the reference run:
==> flow/design.v (excerpt) <==
module adc_3008(clk, rst, cs, mosi, sck, miso, start, seg0, seg1, seg2, seg3, seg4, seg5);
For scale: ~1900 cells after synthesis, roughly 160 flip-flops, about 55 I/O pins, roughly 14000 sq um of cells after synthesis.
export LEC_CHECK = 0
export ABC_AREA = 1
export CAP_MARGIN = 20
export CORE_MARGIN = 2
export CORE_UTILIZATION = 72
export CTS_CLUSTER_DIAMETER = 79
export PLACE_DENSITY = 0.36
export SLEW_MARGIN = 20
create_clock -name core_clock -period 9.93 [get_ports {clk}]
run.sh (not shown) runs the stock make flow with config.mk's settings and CLKGATE_MAP_FILE=.
To summarise the reference run: no stage aborted, but the layout did not pass its checks, failing on setup timing.
Relative to the reference run, the following input files were edited for the trial run:
# the reference run
export LEC_CHECK = 0
export ABC_AREA = 1
export CAP_MARGIN = 20
export CORE_MARGIN = 2
export CORE_UTILIZATION = 72
export CTS_CLUSTER_DIAMETER = 79
export PLACE_DENSITY = 0.36
export SLEW_MARGIN = 20
create_clock -name core_clock -period 9.93 [get_ports {clk}]
# the trial run
export LEC_CHECK = 0
export CAP_MARGIN = 20
export CORE_MARGIN = 2
export CORE_UTILIZATION = 72
export PLACE_DENSITY_LB_ADDON = 0.28
export SETUP_SLACK_MARGIN = 1.18
export SLEW_MARGIN = 20
create_clock -name core_clock -period 11.4 [get_ports {clk}]
==> results <==
| the trial run | all stages done | FAIL | setup timing |. The reference run: all stages done; final checks FAILED (setup timing). Between the reference run and the trial run, combined global-route utilization of all metal layers is lower for the reference run, the trial run comes in above that. Summary of the trial run over the reference run: number of stages on the worst setup path shrank by 31%, detailed-route vias per instance increased 23%, total of buffers placed on input and output ports level, number of library cell types mapped by synthesis grew by about 90%. Between the reference run and the trial run, the total number of H-tree levels does not differ in any meaningful way.

========
Setup of lagoon:
adc_3008 again, from the RTL that the note above started with.
Settings: LEC_CHECK=0, ABC_AREA=1, CAP_MARGIN=25, CORE_MARGIN=2, CORE_UTILIZATION=31, CTS_CLUSTER_DIAMETER=249, MAX_ROUTING_LAYER=met4, PLACE_DENSITY_LB_ADDON=0.25, SETUP_SLACK_MARGIN=-0.41, SLEW_MARGIN=20; clock period 15.4 ns.
What sierra does differently from lagoon at the input level:
# lagoon
export LEC_CHECK = 0
export ABC_AREA = 1
export CAP_MARGIN = 25
export CORE_MARGIN = 2
export CORE_UTILIZATION = 31
export CTS_CLUSTER_DIAMETER = 249
export MAX_ROUTING_LAYER = met4
export PLACE_DENSITY_LB_ADDON = 0.25
export SETUP_SLACK_MARGIN = -0.41
export SLEW_MARGIN = 20
create_clock -name core_clock -period 15.4 [get_ports {clk}]
# sierra
export LEC_CHECK = 0
export ABC_AREA = 1
export CAP_MARGIN = 20
export CORE_MARGIN = 2
export CORE_UTILIZATION = 65
export CTS_CLUSTER_SIZE = 22
export SLEW_MARGIN = 20
create_clock -name core_clock -period 7.0 [get_ports {clk}]
==> comparison <==
- Area taken by flip-flops and latches essentially unchanged between sierra and lagoon.
- sierra vs lagoon — final non-filler cell area rose 17%.
- Looking at share of the final layout cell area in sequential cells across lagoon and sierra, the one that comes out higher is lagoon.
- Summary of the comparison: largest net degree at the start of global routing is higher in sierra, relative to lagoon.
- Although sierra finished all stages, its layout failed final checks on setup timing.
Relative to sierra, the following input files were edited for xenon:
# sierra
export LEC_CHECK = 0
export ABC_AREA = 1
export CAP_MARGIN = 20
export CORE_MARGIN = 2
export CORE_UTILIZATION = 65
export CTS_CLUSTER_SIZE = 22
export SLEW_MARGIN = 20
create_clock -name core_clock -period 7.0 [get_ports {clk}]
# xenon
export LEC_CHECK = 0
export ABC_AREA = 1
export CAP_MARGIN = 20
export CORE_ASPECT_RATIO = 1.05
export CORE_MARGIN = 2
export CORE_UTILIZATION = 67
export CTS_CLUSTER_DIAMETER = 80
export CTS_CLUSTER_SIZE = 72
export SLEW_MARGIN = 20
create_clock -name core_clock -period 7.0 [get_ports {clk}]
## What came out
The clock skew of xenon was superior to that of sierra. Aggregate global-route resource usage in xenon vs sierra: up 1.9 points. Cmp sierra and xenon / maximum frequency / lower: xenon. To summarise xenon: no stage aborted, but the layout did not pass its checks, failing on setup timing. xenon — period utilization 8.9 points higher, sierra as reference. xenon vs sierra, count of buffers added by post-CTS timing repair for setup went down by 10. [compare] base=sierra new=xenon: final non-filler cell area increased by 0.72% relative to the old numbers; post-layout worst setup margin decreased by 620 ps relative to the old numbers; width of the die decreased by about 4% relative to the old numbers; buffers plus inverters on the worst setup path increased by 1 relative to the old numbers.
Changes in garnet relative to xenon:
# xenon
export LEC_CHECK = 0
export ABC_AREA = 1
export CAP_MARGIN = 20
export CORE_ASPECT_RATIO = 1.05
export CORE_MARGIN = 2
export CORE_UTILIZATION = 67
export CTS_CLUSTER_DIAMETER = 80
export CTS_CLUSTER_SIZE = 72
export SLEW_MARGIN = 20
create_clock -name core_clock -period 7.0 [get_ports {clk}]
# garnet
export LEC_CHECK = 0
export ABC_AREA = 1
export CAP_MARGIN = 20
export CORE_ASPECT_RATIO = 1.05
export CORE_MARGIN = 2
export CORE_UTILIZATION = 72
export CTS_CLUSTER_DIAMETER = 222
export CTS_CLUSTER_SIZE = 72
export PLACE_DENSITY = 0.66
export SLEW_MARGIN = 20
create_clock -name core_clock -period 9.53 [get_ports {clk}]
==> results <==
- Area: garnet vs xenon -> garnet smaller
- Summary: with xenon as the reference, post-layout instance count excluding filler cells in garnet moved down by a few percent.
- Every stage of garnet finished as expected; the final checks, on the other hand, flagged setup timing, which means the layout fails.
- | worst-case clock skew | garnet vs xenon | ≈ equal |
- The count of vias placed by the detailed router reported for garnet is greater than that of xenon by 1078.
## Diff of input files: ember against garnet
# garnet
export LEC_CHECK = 0
export ABC_AREA = 1
export CAP_MARGIN = 20
export CORE_ASPECT_RATIO = 1.05
export CORE_MARGIN = 2
export CORE_UTILIZATION = 72
export CTS_CLUSTER_DIAMETER = 222
export CTS_CLUSTER_SIZE = 72
export PLACE_DENSITY = 0.66
export SLEW_MARGIN = 20
create_clock -name core_clock -period 9.53 [get_ports {clk}]
# ember
export LEC_CHECK = 0
export ABC_AREA = 1
export CAP_MARGIN = 20
export CORE_MARGIN = 2
export CORE_UTILIZATION = 72
export CTS_CLUSTER_DIAMETER = 351
export CTS_CLUSTER_SIZE = 72
export PLACE_DENSITY_LB_ADDON = 0.28
export SETUP_SLACK_MARGIN = -0.52
export SLEW_MARGIN = 20
create_clock -name core_clock -period 8.6 [get_ports {clk}]
Findings:
ember: GRT-0232 in global routing (5_1_grt) -> run aborted
Die outline height in ember vs garnet: down 3.4 µm
Diff garnet -> ember: post-cts resize count increased by 61 relative to the old numbers, die area closely matched the old numbers, detailed-placement wirelength estimate increased by 15% relative to the old numbers, final weighted congestion of routability-driven global placement decreased by 0.034 relative to the old numbers, cell area after synthesis closely matched the old numbers.
Cell total after placement came out higher on ember than on garnet.
ember ends up with a horizontal die dimension that is 3.3 µm higher than in garnet.
In ember, number of post-CTS setup repair buffers is higher than in garnet.
Higher initial cell density of the core among ember and garnet: garnet

========
## job 101
Starting RTL as in the previous note.
export LEC_CHECK = 0
export CAP_MARGIN = 20
export CORE_MARGIN = 2
export CORE_UTILIZATION = 67
export CTS_CLUSTER_DIAMETER = 355
export CTS_CLUSTER_SIZE = 15
export SETUP_SLACK_MARGIN = -0.95
export SLEW_MARGIN = 20
create_clock -name core_clock -period 9.4 [get_ports {clk}]
In job 101 the implementation ran to completion but is not tape-out ready, as the final checks report setup timing.
Edits applied to the flow inputs when going from job 101 to job 102:
--- a/flow/config.mk
+++ b/flow/config.mk
@@ -10,5 +10,3 @@
 export CORE_UTILIZATION = 67
-export CTS_CLUSTER_DIAMETER = 355
-export CTS_CLUSTER_SIZE = 15
-export SETUP_SLACK_MARGIN = -0.95
+export CTS_CLUSTER_SIZE = 26
 export SLEW_MARGIN = 20
==> flow/constraint.sdc <==
create_clock -name core_clock -period 12.8 [get_ports {clk}]
set_input_delay 2.5600 -clock core_clock [delete_from_list [all_inputs] [get_ports {clk}]]
set_output_delay 2.5600 -clock core_clock [all_outputs]
set_load 0.01 [all_outputs]
--- outcome ---
Job 102: PASS, flow complete, no timing, DRC or antenna violations
Lower number of cells on the critical path among job 101 and job 102: job 102
Worst hold slack ends up lower on job 102.
Job 102 vs job 101 — final instance area dropped 15%.
Number of global-route vias before repair sits lower in job 102 than in job 101.
Job 102 -> job 101: number of sequential cells in the layout delta 0, exact match
Compared with job 101, job 102 shows placement-stage worst setup slack higher by 1.88 ns.
Input-level comparison between job 103 and job 102:
--- a/flow/config.mk
+++ b/flow/config.mk
@@ -9,4 +9,3 @@
 export CORE_MARGIN = 2
-export CORE_UTILIZATION = 67
-export CTS_CLUSTER_SIZE = 26
+export CORE_UTILIZATION = 66
 export SLEW_MARGIN = 20
==> flow/constraint.sdc <==
create_clock -name core_clock -period 9.05 [get_ports {clk}]
set_input_delay 1.8100 -clock core_clock [delete_from_list [all_inputs] [get_ports {clk}]]
set_output_delay 1.8100 -clock core_clock [all_outputs]
set_load 0.01 [all_outputs]
==> comparison <==
- Final checks on job 103, whose flow otherwise completed, came back failing, citing setup timing.
- Looking only at chip area, and setting everything else aside, the higher value of job 102 and job 103 goes to job 103.
- Job 102 → job 103: power up about 40%; async set-or-reset flop fraction in the synthesized netlist held; core utilization before placement decreased by 0.44 points relative to the old numbers.

========
== v47 ==
Starting RTL as in the previous note.
Settings: LEC_CHECK=0, ABC_AREA=1, CAP_MARGIN=20, CORE_MARGIN=2, CORE_UTILIZATION=72, CTS_CLUSTER_SIZE=15, GPL_ROUTABILITY_DRIVEN=0, MAX_ROUTING_LAYER=met4, PLACE_DENSITY_LB_ADDON=0.01, SETUP_SLACK_MARGIN=0.65, SLEW_MARGIN=20; clock period 10.1 ns.
[flow] v47 | stages: complete | final checks: fail | reason: setup timing
The following lists how v3 was set up differently from v47:
- a deleted SETUP_SLACK_MARGIN that had been 0.65
- a deleted MAX_ROUTING_LAYER that had been met4
- a deleted GPL_ROUTABILITY_DRIVEN that had been 0
- a deleted CTS_CLUSTER_SIZE that had been 15
- a deleted PLACE_DENSITY_LB_ADDON that had been 0.01
- a change of CORE_UTILIZATION from 72 to 71
- a change of the clock period (ns, I/O delays scaled along) from 10.1 to 31.8
--- outcome ---
- Critical-path maximum fanout, v47 and v3: lower on v47
- v3 ended with every stage complete and zero timing, DRC or antenna violations.
- Changes observed in v3 relative to v47: worst ir drop on vdd shrank by 69%, met2 layer wire length in the routed design now smaller, non-clock buffer count shrank by 73, count of instantiated cells in the yosys netlist held steady, final non-filler cell area shrank by about 10%.
Relative to v3, the following input files were edited for v40:
- CTS_CLUSTER_DIAMETER: unset -> 79
- CORE_UTILIZATION: 71 -> 66
- the clock period (ns, I/O delays scaled along): 31.8 -> 7.0
## What came out
- The higher fill cell total of the finished layout came out of v3.
- Status v40: flow complete, layout not clean - setup timing
- Relative to v3, v40 degrades worst setup margin.
- data_out[3] as the critical path launch point was reported by v3, and data_out[6] by v40.
- Of v3 and v40, the run reporting the lower final routed wirelength across all metal layers was v3.
- Higher first-iteration DRC count was reported by v40, not v3.
- Compared with v3, v40 is the more power-hungry design.
- Summary — critical path depth, v40 relative to v3: higher, by 2.
- Going from v3 to v40, sum of net half-perimeters after detailed placement grew by more than 10%.
Modified inputs, v18 compared to v40
- putting PLACE_DENSITY at 0.35 where nothing was set
- swapping 79 for 44 in CTS_CLUSTER_DIAMETER
- putting CTS_CLUSTER_SIZE at 22 where nothing was set
- swapping 66 for 72 in CORE_UTILIZATION
## What came out
The final report for v40 shows a completed flow and a layout that fails verification, specifically setup timing. Run status, v18: aborted in global routing, error GRT-0232. On site row count: between v18 and v40, it ends up higher for v40. Die span in y ended up 4.1% lower on v18 than on v40. Count of cells resized by post-cts repair delta for v18 relative to v40: about 40% lower. Relative to v40, buffer count from post-CTS setup fixing has gone down in v18. Going from v40 to v18, the die area was shrunk. Per the comparison of v18 with v40, minimum setup slack after placement went down by 0.0068 ns, number of top-level pins was more or less identical, placed instance count went down by 18.
Power and IR drop assume default switching activity.
